## cordic_magphase
module cordic_magphase #(
    parameter integer INPUT_WIDTH      = 16,
    parameter integer INT_WIDTH        = 32,
    parameter integer ITERATIONS       = 32,
    parameter integer GAIN_FRAC_BITS   = 28,
    parameter integer OUTPUT_FRAC_BITS = 14
) (
    input  wire                          clk,
    input  wire                          rst_n,
    input  wire                          start,
    input  wire signed [INPUT_WIDTH-1:0] x_in,
    input  wire signed [INPUT_WIDTH-1:0] y_in,
    output reg                           busy,
    output reg                           done,
    output reg  signed [INT_WIDTH-1:0]   magnitude,
    output reg  signed [INT_WIDTH-1:0]   phase
);
Size in the first run: about 3,600 cells after synthesis, ~160 flip-flops, roughly 30,000 um^2 of cells after synthesis.
Settings: LEC_CHECK=0, CAP_MARGIN=20, CORE_MARGIN=2, CORE_UTILIZATION=72, CTS_CLUSTER_DIAMETER=199, CTS_CLUSTER_SIZE=28, HOLD_SLACK_MARGIN=-0.08, MAX_ROUTING_LAYER=met4, SETUP_SLACK_MARGIN=0.71, SLEW_MARGIN=20; clock period 13.7 ns.
run.sh (not shown) runs the stock make flow with config.mk's settings and CLKGATE_MAP_FILE=.
Then changed:
- CORE_UTILIZATION: 72 -> 40
- CTS_CLUSTER_DIAMETER: 199 -> not set
- CTS_CLUSTER_SIZE: 28 -> not set
- HOLD_SLACK_MARGIN: -0.08 -> not set
- MAX_ROUTING_LAYER: met4 -> not set
- SETUP_SLACK_MARGIN: 0.71 -> not set
- clock period: 13.7 -> 10.7 ns (I/O delays scaled with it)
Non-clock buffer count rises by 12. Via count falls by roughly a tenth. Setup slack gets worse by 2000 ps. Maximum frequency rises by roughly a tenth.
Then changed:
- CORE_UTILIZATION: 40 -> 27
After rerunning: The new run completed with no timing, DRC or antenna violations; sequential cell count stays the same; routed wire length rose by 3.6%; via count increases by 1.3%; core utilization went down by 14 points; global-route usage goes down by 7.0 points; hold slack is better by 5.8 ps; cell area is higher by 2.1%.
Then changed:
- CORE_UTILIZATION: 27 -> 65
- SETUP_SLACK_MARGIN: not set -> 0.93
- clock period: 10.7 -> 7.47 ns (I/O delays scaled with it)
=> With this change the flow finished with negative setup slack left. Cell area climbs by 11%. Sequential share of layout area drops by 1.1 points. Clock-buffer cell count is unchanged. Non-clock buffer count climbs by 270. Via count climbs by 19%.

* * *

Starting RTL as in the previous note.
make LEC_CHECK=0 CAP_MARGIN=20 CORE_MARGIN=2 CORE_UTILIZATION=72 CTS_CLUSTER_SIZE=49 MAX_ROUTING_LAYER=met4 PLACE_DENSITY_LB_ADDON=0.01 SLEW_MARGIN=30 finish   # period 8.45 ns
Next try:
--- a/flow/config.mk
+++ b/flow/config.mk
@@ -8,7 +8,4 @@
 export CAP_MARGIN = 20
 export CORE_MARGIN = 2
-export CORE_UTILIZATION = 72
-export CTS_CLUSTER_SIZE = 49
-export MAX_ROUTING_LAYER = met4
-export PLACE_DENSITY_LB_ADDON = 0.01
-export SLEW_MARGIN = 30
+export CORE_UTILIZATION = 40
+export SLEW_MARGIN = 20
==> flow/constraint.sdc (replaced) <==
create_clock -name core_clock -period 20.0 [get_ports {clk}]
set_input_delay 4.0000 -clock core_clock [delete_from_list [all_inputs] [get_ports {clk}]]
set_output_delay 4.0000 -clock core_clock [all_outputs]
set_load 0.01 [all_outputs]
Effect: Synthesized area does not change; setup slack improved by 9.2 ns; sequential cell count stays the same.
Next try:
--- a/flow/config.mk
+++ b/flow/config.mk
@@ -6,6 +6,13 @@
 export NUM_CORES = 4
 export LEC_CHECK = 0
+export ABC_AREA = 0
 export CAP_MARGIN = 20
+export CELL_PAD_IN_SITES_GLOBAL_PLACEMENT = 1
 export CORE_MARGIN = 2
-export CORE_UTILIZATION = 40
+export CORE_UTILIZATION = 64
+export CTS_CLUSTER_DIAMETER = 361
+export CTS_CLUSTER_SIZE = 100
+export GPL_ROUTABILITY_DRIVEN = 0
+export PLACE_DENSITY_LB_ADDON = 0.29
 export SLEW_MARGIN = 20
+export TNS_END_PERCENT = 20
=> The new run passed the timing, design-rule and antenna checks; wire length fell by 1.8%; critical path depth grows by 1; design area goes down by 1.9%.
Next try:
--- a/flow/config.mk
+++ b/flow/config.mk
@@ -10,8 +10,7 @@
 export CELL_PAD_IN_SITES_GLOBAL_PLACEMENT = 1
 export CORE_MARGIN = 2
-export CORE_UTILIZATION = 64
-export CTS_CLUSTER_DIAMETER = 361
+export CORE_UTILIZATION = 40
+export CTS_CLUSTER_DIAMETER = 100
 export CTS_CLUSTER_SIZE = 100
-export GPL_ROUTABILITY_DRIVEN = 0
 export PLACE_DENSITY_LB_ADDON = 0.29
 export SLEW_MARGIN = 20
Worst hold slack is worse by 0.022 ns.
Global-route usage came out lower by 13 points.
Wire length climbs by 3.1%.
Utilization falls by 25 points.
Final area came out higher by 1.9%.
Non-clock buffer count grows by 10.
Fmax is higher by 7.0%.
Next try:
==> flow/config.mk (replaced) <==
export PLATFORM = sky130hd
export DESIGN_NAME = cordic_magphase
export DESIGN_NICKNAME = cordic_magphase
export VERILOG_FILES = /design/flow/design.v
export SDC_FILE = /design/flow/constraint.sdc
export NUM_CORES = 4
export LEC_CHECK = 0
export CAP_MARGIN = 20
export CORE_MARGIN = 2
export CORE_UTILIZATION = 51
export CTS_CLUSTER_SIZE = 100
export SLEW_MARGIN = 20
==> flow/constraint.sdc (replaced) <==
create_clock -name core_clock -period 18.8 [get_ports {clk}]
set_input_delay 3.7600 -clock core_clock [delete_from_list [all_inputs] [get_ports {clk}]]
set_output_delay 3.7600 -clock core_clock [all_outputs]
set_load 0.01 [all_outputs]
After rerunning:
- The new run ran to the end with no violations
- clock skew went down by 0.0046 ns
- worst setup slack loses 1.4 ns
- routed wire length climbs by 3.8%
- area after synthesis stays the same
- core utilization increases by 12 points
- via count rises by 3.2%
- final area is lower by about 1%
Next try:
--- a/flow/config.mk
+++ b/flow/config.mk
@@ -8,5 +8,7 @@
 export CAP_MARGIN = 20
 export CORE_MARGIN = 2
-export CORE_UTILIZATION = 51
-export CTS_CLUSTER_SIZE = 100
+export CORE_UTILIZATION = 72
+export CTS_CLUSTER_DIAMETER = 199
+export CTS_CLUSTER_SIZE = 28
+export MAX_ROUTING_LAYER = met4
 export SLEW_MARGIN = 20
==> flow/constraint.sdc (replaced) <==
create_clock -name core_clock -period 15.2 [get_ports {clk}]
set_input_delay 3.0400 -clock core_clock [delete_from_list [all_inputs] [get_ports {clk}]]
set_output_delay 3.0400 -clock core_clock [all_outputs]
set_load 0.01 [all_outputs]
After rerunning: Worst setup slack degrades by 3.4 ns; cell count came out lower by 5.4%; critical path depth came out lower by 3; flip-flop count stays the same.

* * *

== xenon ==
Starting RTL as in the previous note.
clock: 6.44 ns
lec_check: 0
abc_area: 0
cap_margin: 20
cell_pad_in_sites_detail_placement: 1
cell_pad_in_sites_global_placement: 3
core_aspect_ratio: 0.73
core_margin: 10
core_utilization: 71
cts_cluster_diameter: 367
max_routing_layer: met5
min_routing_layer: met1
place_density_lb_addon: 0.11
setup_slack_margin: 0.49
slew_margin: 20
tns_end_percent: 80
Flow for xenon halted at global placement without I/O, error code FLW-0024.
> inputs changed (xenon -> willow)
Settings: CELL_PAD_IN_SITES_GLOBAL_PLACEMENT now 1, was 3; CORE_ASPECT_RATIO now 0.85, was 0.73; ABC_AREA now 1, was 0; MIN_ROUTING_LAYER now met2, was met1; CTS_CLUSTER_DIAMETER now 112, was 367; CELL_PAD_IN_SITES_DETAIL_PLACEMENT now 2, was 1; CAP_MARGIN now 0, was 20; CORE_UTILIZATION now 19, was 71.
[summary]
Across xenon and willow, no clean finish was achieved.
In willow the implementation ran to completion but is not tape-out ready, as the final checks report negative setup slack.
FAIL xenon @ global placement without I/O: tool exited with error
From xenon to willow the numbers moved as follows: width of the chip went up by 210 µm, chip area estimate from yosys synthesis went up about 9%, synthesized cell count rose 1510.
Between willow and xenon, it is willow whose number of distinct library cell variants in the gate-level netlist after synthesis is lower, by 51.
Changes observed in willow relative to xenon: yosys cell count up 1510, multiplexer area fraction after synthesis down 6.9 points, area of the die up 140000 µm².
Here is what was changed in the inputs of yarrow compared with willow.
Settings: TNS_END_PERCENT: 80 -> unset; SETUP_SLACK_MARGIN: 0.49 -> unset; ABC_AREA: 1 -> unset; CELL_PAD_IN_SITES_GLOBAL_PLACEMENT: 1 -> 3; PLACE_DENSITY_LB_ADDON: 0.11 -> unset; CELL_PAD_IN_SITES_DETAIL_PLACEMENT: 2 -> 1; MIN_ROUTING_LAYER: met2 -> unset; CAP_MARGIN: 0 -> 20; MAX_ROUTING_LAYER: met5 -> unset; CTS_CLUSTER_DIAMETER: 112 -> 170.
Findings:
- yarrow: flow complete, layout not clean; failing: negative setup slack
- willow → yarrow: tally of clock buffers in the finished layout grew by 2, slack of the critical path shrank by 0.94 ns, portion of the clock cycle consumed by the worst path in the final layout grew by 15 points, first-pass GRT wire length shrank by 20%.
What fjord does differently from yarrow at the input level:
Settings: putting TNS_END_PERCENT at 40 where nothing was set; putting CTS_CLUSTER_SIZE at 88 where nothing was set; swapping 1 for 0 in CELL_PAD_IN_SITES_DETAIL_PLACEMENT; swapping 19 for 39 in CORE_UTILIZATION; putting SETUP_SLACK_MARGIN at -0.64 where nothing was set; putting GPL_TIMING_DRIVEN at 0 where nothing was set; putting ABC_AREA at 1 where nothing was set; swapping 170 for 304 in CTS_CLUSTER_DIAMETER.
## What came out
- Complete run, failing final checks: fjord, reason negative setup slack.
- fjord vs yarrow — instance tally after logic synthesis climbed by more than a quarter
- Area added between synthesis and finish ended up 32 points lower on fjord than on yarrow.
- Synthesized area in fjord is about 9% above yarrow.
- Number of clock buffers in the layout for fjord: 1 down relative to yarrow
- Capture point of the worst path = phase[27]: yarrow; capture point of the worst path = magnitude[28]: fjord
- Diff yarrow -> fjord: final critical path time including I/O delays and setup has decreased, routed length per instance has increased, number of rows created at floorplan has decreased, post-route clock skew has increased.
- Reported for fjord and yarrow, sequential cell count turned out identical to the last digit.

* * *

The RTL this note starts from:
==> flow/design.v <==
module cordic_magphase #(
    parameter integer INPUT_WIDTH      = 16,
    parameter integer INT_WIDTH        = 32,
    parameter integer ITERATIONS       = 32,
    parameter integer GAIN_FRAC_BITS   = 28,
    parameter integer OUTPUT_FRAC_BITS = 14
) (
    input  wire                          clk,
    input  wire                          rst_n,
    input  wire                          start,
    input  wire signed [INPUT_WIDTH-1:0] x_in,
    input  wire signed [INPUT_WIDTH-1:0] y_in,
    output reg                           busy,
    output reg                           done,
    output reg  signed [INT_WIDTH-1:0]   magnitude,
    output reg  signed [INT_WIDTH-1:0]   phase
);
    localparam IDLE         = 2'd0;
    localparam ITERATE      = 2'd1;
    localparam POST_PROCESS = 2'd2;
    localparam DONE_STATE   = 2'd3;
    reg [1:0] state, state_next;
    reg signed [INT_WIDTH-1:0] x_reg, y_reg, x_next, y_next;
    reg signed [INT_WIDTH-1:0] z_reg, z_next;
    reg [5:0]                  iter_cnt, iter_cnt_next;
    reg signed [1:0] pi_correction, pi_correction_next;  
    localparam [31:0] PI_CONST32    = 32'h3243F6A8;  
    localparam [31:0] TWOPI_CONST32 = 32'h6487ED51;  
    localparam [31:0] K_INV32       = 32'd162600000;
    localparam signed [INT_WIDTH-1:0] PI_CONST    = {{(INT_WIDTH-32){PI_CONST32[31]}}, PI_CONST32};
    localparam signed [INT_WIDTH-1:0] TWOPI_CONST = {{(INT_WIDTH-32){TWOPI_CONST32[31]}}, TWOPI_CONST32};
    localparam signed [INT_WIDTH-1:0] K_INV       = {{(INT_WIDTH-32){K_INV32[31]}}, K_INV32};
    function signed [31:0] atan_lut;
        input [4:0] idx;
        begin
            case (idx)
                4'd0:  atan_lut = 32'sh0C90FDAA;
                4'd1:  atan_lut = 32'sh076B19C1;
                4'd2:  atan_lut = 32'sh03EB6EBF;
                4'd3:  atan_lut = 32'sh01FD5BA9;
                4'd4:  atan_lut = 32'sh00FFAAE0;
                4'd5:  atan_lut = 32'sh007FF55B;
                4'd6:  atan_lut = 32'sh003FFEA8;
                4'd7:  atan_lut = 32'sh001FFFDA;
                4'd8:  atan_lut = 32'sh000FFFEF;
                4'd9:  atan_lut = 32'sh0007FFFF;
                4'd10: atan_lut = 32'sh0003FFFF;
                4'd11: atan_lut = 32'sh0001FFFF;
                4'd12: atan_lut = 32'sh0000FFFF;
                4'd13: atan_lut = 32'sh00007FFF;
                4'd14: atan_lut = 32'sh00003FFF;
                4'd15: atan_lut = 32'sh00001FFF;  
                5'd16: atan_lut = 32'sh00000FFF;  
                5'd17: atan_lut = 32'sh000007FF;  
                5'd18: atan_lut = 32'sh000003FF;  
                5'd19: atan_lut = 32'sh000001FF;  
                5'd20: atan_lut = 32'sh000000FF;  
                5'd21: atan_lut = 32'sh0000007F;  
                5'd22: atan_lut = 32'sh0000003F;  
                5'd23: atan_lut = 32'sh0000001F;  
                5'd24: atan_lut = 32'sh0000000F;  
                5'd25: atan_lut = 32'sh00000007;  
                5'd26: atan_lut = 32'sh00000003;  
                5'd27: atan_lut = 32'sh00000001;  
                default: atan_lut = 32'sh00000000;  
            endcase
        end
    endfunction
    wire signed [47:0] mag_prod = x_reg * K_INV;  
    wire signed [INT_WIDTH-1:0] mag_corr = mag_prod >>> GAIN_FRAC_BITS;
    reg  signed [INT_WIDTH-1:0] phase_tmp;
    always @(posedge clk or negedge rst_n) begin
        if (!rst_n) begin
            state     <= IDLE;
            busy      <= 1'b0;
            done      <= 1'b0;
            x_reg     <= 0;
            y_reg     <= 0;
            z_reg     <= 0;
            iter_cnt  <= 0;
            magnitude <= 0;
            phase     <= 0;
            pi_correction <= 2'sd0;
        end else begin
            state    <= state_next;
            x_reg    <= x_next;
            y_reg    <= y_next;
            z_reg    <= z_next;
            iter_cnt <= iter_cnt_next;
            pi_correction <= pi_correction_next;
            busy     <= (state_next != IDLE) && (state_next != DONE_STATE);
            done     <= (state_next == DONE_STATE);
            if (state_next == DONE_STATE) begin
                magnitude <= ((mag_corr < 0) ? -mag_corr : mag_corr) << OUTPUT_FRAC_BITS;
                case (pi_correction)
                    -2'sd1: phase_tmp = z_next - PI_CONST;
                    2'sd0:  phase_tmp = z_next;
                    default: phase_tmp = z_next + PI_CONST;
                endcase
                if (phase_tmp > PI_CONST)
                    phase_tmp = phase_tmp - TWOPI_CONST;
                else if (phase_tmp < -PI_CONST)
                    phase_tmp = phase_tmp + TWOPI_CONST;
                phase <= phase_tmp;
            end
        end
    end
    always @* begin
        state_next          = state;
        x_next              = x_reg;
        y_next              = y_reg;
        z_next              = z_reg;
        iter_cnt_next       = iter_cnt;
        pi_correction_next  = pi_correction;
        case (state)
            IDLE, DONE_STATE: begin
                if (start) begin
                    x_next = {{(INT_WIDTH-INPUT_WIDTH){x_in[INPUT_WIDTH-1]}}, x_in};
                    y_next = {{(INT_WIDTH-INPUT_WIDTH){y_in[INPUT_WIDTH-1]}}, y_in};
                    if (x_next < 0) begin
                        x_next = -x_next;
                        y_next = -y_next;
                        pi_correction_next = (y_next >= 0) ? 2'sd1 : -2'sd1;
                    end else begin
                        pi_correction_next = 2'sd0;
                    end
                    z_next        = 0;
                    iter_cnt_next = 0;
                    state_next    = ITERATE;
                end else begin
                    state_next    = IDLE;
                end
            end
            ITERATE: begin
                if (iter_cnt < ITERATIONS) begin
                    if (y_reg >= 0) begin
                        x_next = x_reg + (y_reg >>> iter_cnt);
                        y_next = y_reg - (x_reg >>> iter_cnt);
                        z_next = z_reg + atan_lut(iter_cnt[4:0]);
                    end else begin
                        x_next = x_reg - (y_reg >>> iter_cnt);
                        y_next = y_reg + (x_reg >>> iter_cnt);
                        z_next = z_reg - atan_lut(iter_cnt[4:0]);
                    end
                    iter_cnt_next = iter_cnt + 1'b1;
                    if (iter_cnt == ITERATIONS-1)
                        state_next = POST_PROCESS;
                end else begin
                    state_next = POST_PROCESS;
                end
            end
            POST_PROCESS: begin
                state_next = DONE_STATE;
            end
            default: state_next = IDLE;
        endcase
    end
endmodule
clock: 7.91 ns
lec_check: 0
cap_margin: 20
cell_pad_in_sites_detail_placement: 0
cell_pad_in_sites_global_placement: 0
core_aspect_ratio: 0.85
core_margin: 2
core_utilization: 65
cts_cluster_diameter: 170
setup_slack_margin: 1.09
slew_margin: 20
The starting point reached the layout checks and failed them: setup timing.
==> next run, changes <==
Settings changed: ABC_AREA from default to 1, CORE_UTILIZATION 65 to 72, HOLD_SLACK_MARGIN from default to -0.1, PLACE_DENSITY from default to 0.69, SETUP_SLACK_MARGIN 1.09 to default.
Clock period 7.91 ns to 5.94 ns, I/O delays scaled along.
With this change the flow failed in global routing (5_1_grt).
Die size is lower by about 1.3%.
Synthesized area is higher by about 9%.
Synthesized cell count is higher by 42%.
==> next run, changes <==
Settings changed: ABC_AREA 1 to default, CORE_UTILIZATION 72 to 64, CTS_CLUSTER_DIAMETER 170 to 36, HOLD_SLACK_MARGIN -0.1 to default, PLACE_DENSITY 0.69 to default, PLACE_DENSITY_LB_ADDON from default to 0.16.
Clock period 5.94 ns to 7.16 ns, I/O delays scaled along.
What happened: The new run finished but fails on setup timing; die size rises by 2.9%; synthesized cell count falls by 29%; area after synthesis falls by 8.5%.
